==> run a <==
==> flow/design.v (excerpt) <==
module top #(
    parameter D_WIDTH = 16,
    parameter Q_BITS  = 13
)(
  input logic [D_WIDTH - 1 : 0] angle_in,
  input logic signed [D_WIDTH - 1 : 0] currA_in,
  input logic signed [D_WIDTH - 1 : 0] currB_in,
  input logic signed [D_WIDTH - 1 : 0] currC_in,
  input logic signed [D_WIDTH - 1 : 0] currT_in,
  input logic        [D_WIDTH - 1 : 0] periodTop,
  output logic pwmA_out,
  output logic pwmB_out,
  output logic pwmC_out,
  input logic signed [D_WIDTH - 1 : 0]  kpd, kpq,
  input logic signed [D_WIDTH - 1 : 0]  kid, kiq,
  input logic clear_pid,
  input  logic clk,
  input  logic rstb,
  input  logic valid,
  output logic ready
);
  reg [         15 : 0] angle_r;
  reg [D_WIDTH - 1 : 0] currA_r;
  reg [D_WIDTH - 1 : 0] currB_r;
  reg [D_WIDTH - 1 : 0] currC_r;
  reg [D_WIDTH - 1 : 0] currT_r;
  reg [         15 : 0] periodTop_r;
  reg [4:0]             state;
  reg  [D_WIDTH - 1 : 0] a_in_matmul;
  reg  [D_WIDTH - 1 : 0] b_in_matmul;
  reg  [1:0]             op_in_matmul;
  ...
Settings: LEC_CHECK=0, ABC_AREA=1, CAP_MARGIN=20, CORE_ASPECT_RATIO=0.56, CORE_MARGIN=2, CORE_UTILIZATION=40, GPL_ROUTABILITY_DRIVEN=0, HOLD_SLACK_MARGIN=0.04, PLACE_DENSITY_LB_ADDON=0.08, SLEW_MARGIN=20; clock period 10.0 ns.
run.sh (not shown) runs the stock make flow with config.mk's settings and CLKGATE_MAP_FILE=.
==> run b: changes against run a <==
CORE_ASPECT_RATIO = not set   (was 0.56)
CORE_UTILIZATION = 72   (was 40)
CTS_CLUSTER_DIAMETER = 373   (was not set)
CTS_CLUSTER_SIZE = 97   (was not set)
GPL_ROUTABILITY_DRIVEN = not set   (was 0)
HOLD_SLACK_MARGIN = not set   (was 0.04)
PLACE_DENSITY = 0.6   (was not set)
PLACE_DENSITY_LB_ADDON = not set   (was 0.08)
==> flow/constraint.sdc (replaced) <==
create_clock -name core_clock -period 3.58 [get_ports {clk}]
set_input_delay 0.7160 -clock core_clock [delete_from_list [all_inputs] [get_ports {clk}]]
set_output_delay 0.7160 -clock core_clock [all_outputs]
set_load 0.01 [all_outputs]
==> flow_summary.yaml <==
# generated from flow reports
outcome:
  status: "finished clean"
setup_path:
  crit_family: "adder cells"
  cp.required_ns: 10.59
sta:
  max_freq_ghz: 0.119
  min_period_ns: 8.42
  rsz0062_at_grt: "false"
  slew_headroom: 0.200
routing:
  dr_total_vias: 86820
  met1_length_um: 178000
global_route:
  grt_pass1_wl_um: 527000
  grt_pass1_vias: 84788
final_layout:
  comb_share: 0.622
  logic_gates: 9132
die:
  die_w_um: 675
pwr:
  seq_power_share: 0.257
  p_comb_uw: 6130
That was run a.
==> flow_summary.yaml <==
# flow metrics
outcome:
  status: "stopped before the end"
  flow.stopped_at: "global routing"
  tool.error: "[ERROR GRT-0116] Global routing finished with congestion. Check the congestion regions in the DRC Viewer."
clock_tree:
  clock-root-buffer: "clkbuf_16"
  cts-buffers-inserted: 12
synth:
  yosysTopAreaCellShare: 0.235
  yosys_area_um2: 101000
  edf_count: 0
  synthArstFlopShare: 1.00
die:
  io_pins: 168
  die_w_um: 379
  core_um2: 139000
That was run b.


==> raven <==
Starting RTL as in the previous note.
clock: 5.04 ns
lec_check: 0
abc_area: 1
cap_margin: 5
core_margin: 2
core_utilization: 72
cts_cluster_diameter: 97
place_density: 0.64
setup_slack_margin: -0.41
slew_margin: 20
==> juniper: changes against raven <==
- ABC_AREA: 1 -> not set
- CORE_ASPECT_RATIO: not set -> 0.94
- CTS_CLUSTER_DIAMETER: 97 -> 64
- CTS_CLUSTER_SIZE: not set -> 81
- HOLD_SLACK_MARGIN: not set -> 0.05
- PLACE_DENSITY: 0.64 -> 0.36
- SETUP_SLACK_MARGIN: -0.41 -> 1.65
==> flow/constraint.sdc (replaced) <==
create_clock -name core_clock -period 6.51 [get_ports {clk}]
set_input_delay 1.3020 -clock core_clock [delete_from_list [all_inputs] [get_ports {clk}]]
set_output_delay 1.3020 -clock core_clock [all_outputs]
set_load 0.01 [all_outputs]
==> quartz: changes against raven <==
- ABC_AREA: 1 -> not set
- CAP_MARGIN: 5 -> 20
- CTS_CLUSTER_DIAMETER: 97 -> not set
- SETUP_SLACK_MARGIN: -0.41 -> 0.59
==> flow/constraint.sdc (replaced) <==
create_clock -name core_clock -period 6.54 [get_ports {clk}]
set_input_delay 1.3080 -clock core_clock [delete_from_list [all_inputs] [get_ports {clk}]]
set_output_delay 1.3080 -clock core_clock [all_outputs]
set_load 0.01 [all_outputs]
==> garnet: changes against raven <==
- CAP_MARGIN: 5 -> 20
- CELL_PAD_IN_SITES_DETAIL_PLACEMENT: not set -> 0
- CORE_ASPECT_RATIO: not set -> 1.04
- CORE_UTILIZATION: 72 -> 58
- CTS_CLUSTER_DIAMETER: 97 -> not set
- MAX_ROUTING_LAYER: not set -> met5
- MIN_ROUTING_LAYER: not set -> met1
- PLACE_DENSITY: 0.64 -> not set
- PLACE_DENSITY_LB_ADDON: not set -> 0.04
- SETUP_SLACK_MARGIN: -0.41 -> not set
==> flow/constraint.sdc (replaced) <==
create_clock -name core_clock -period 12.3 [get_ports {clk}]
set_input_delay 2.4600 -clock core_clock [delete_from_list [all_inputs] [get_ports {clk}]]
set_output_delay 2.4600 -clock core_clock [all_outputs]
set_load 0.01 [all_outputs]
==> qor summary <==
| metric | juniper | raven | quartz | garnet |
|---|---|---|---|---|
| Status | failed layout checks | stopped before the end | failed layout checks | complete, no violations |
| Stage where the flow stopped | - | global routing | - | - |
| Layout check failures | setup timing | - | setup timing | - |
| Transition at the pin with the smallest max-transition slack | 1180 ps | - | 1110 ps | 1140 ps |
| Number of multi-input logic gates | 7275 | - | 7275 | 9132 |
| P_comb | 0.849 mW | - | 0.912 mW | 4.89 mW |
| Starting Density | 0.727 | 0.725 | 0.728 | 0.583 |
| Die extent in y | 355 um | 379 um | 366 um | 430 um |
| Delay of the slowest cell on the worst path | 580 ps | - | 550 ps | 930 ps |
| RR Startpoint | svm0.state[4]$_DFF_PN0_ | - | svm0.state[4]$_DFF_PN0_ | svm0.state[3]$_DFF_PN0_ |
| Tcrit/Tclk final | 1.10 | - | 1.10 | 0.654 |
| Non-clock buffering overhead | 0.0769 | - | 0.0771 | 0.0221 |
| Drc violations | 0 | - | 0 | 0 |
| Total of clock buffers placed in the layout | 76 | - | 126 | 145 |
| Power in sequential cells | 5.26 mW | - | 5.24 mW | 2.81 mW |
| Placement-stage cell area | 102000 sq um | 113000 sq um | 102000 sq um | 105000 sq um |
| Final setup skew | 73.7 ps | - | 53.3 ps | 57.6 ps |
| Number of nets with antenna violations after detailed routing | 0 | - | 0 | 0 |
| Syn_nets | 12500 | 15400 | 12500 | 15400 |
| Sum of negative setup slack | -21730 ps | - | -29970 ps | 0 ps |
| Inverters | 1729 | - | 1729 | 2725 |
Power is estimated from default activity; no workload was simulated.
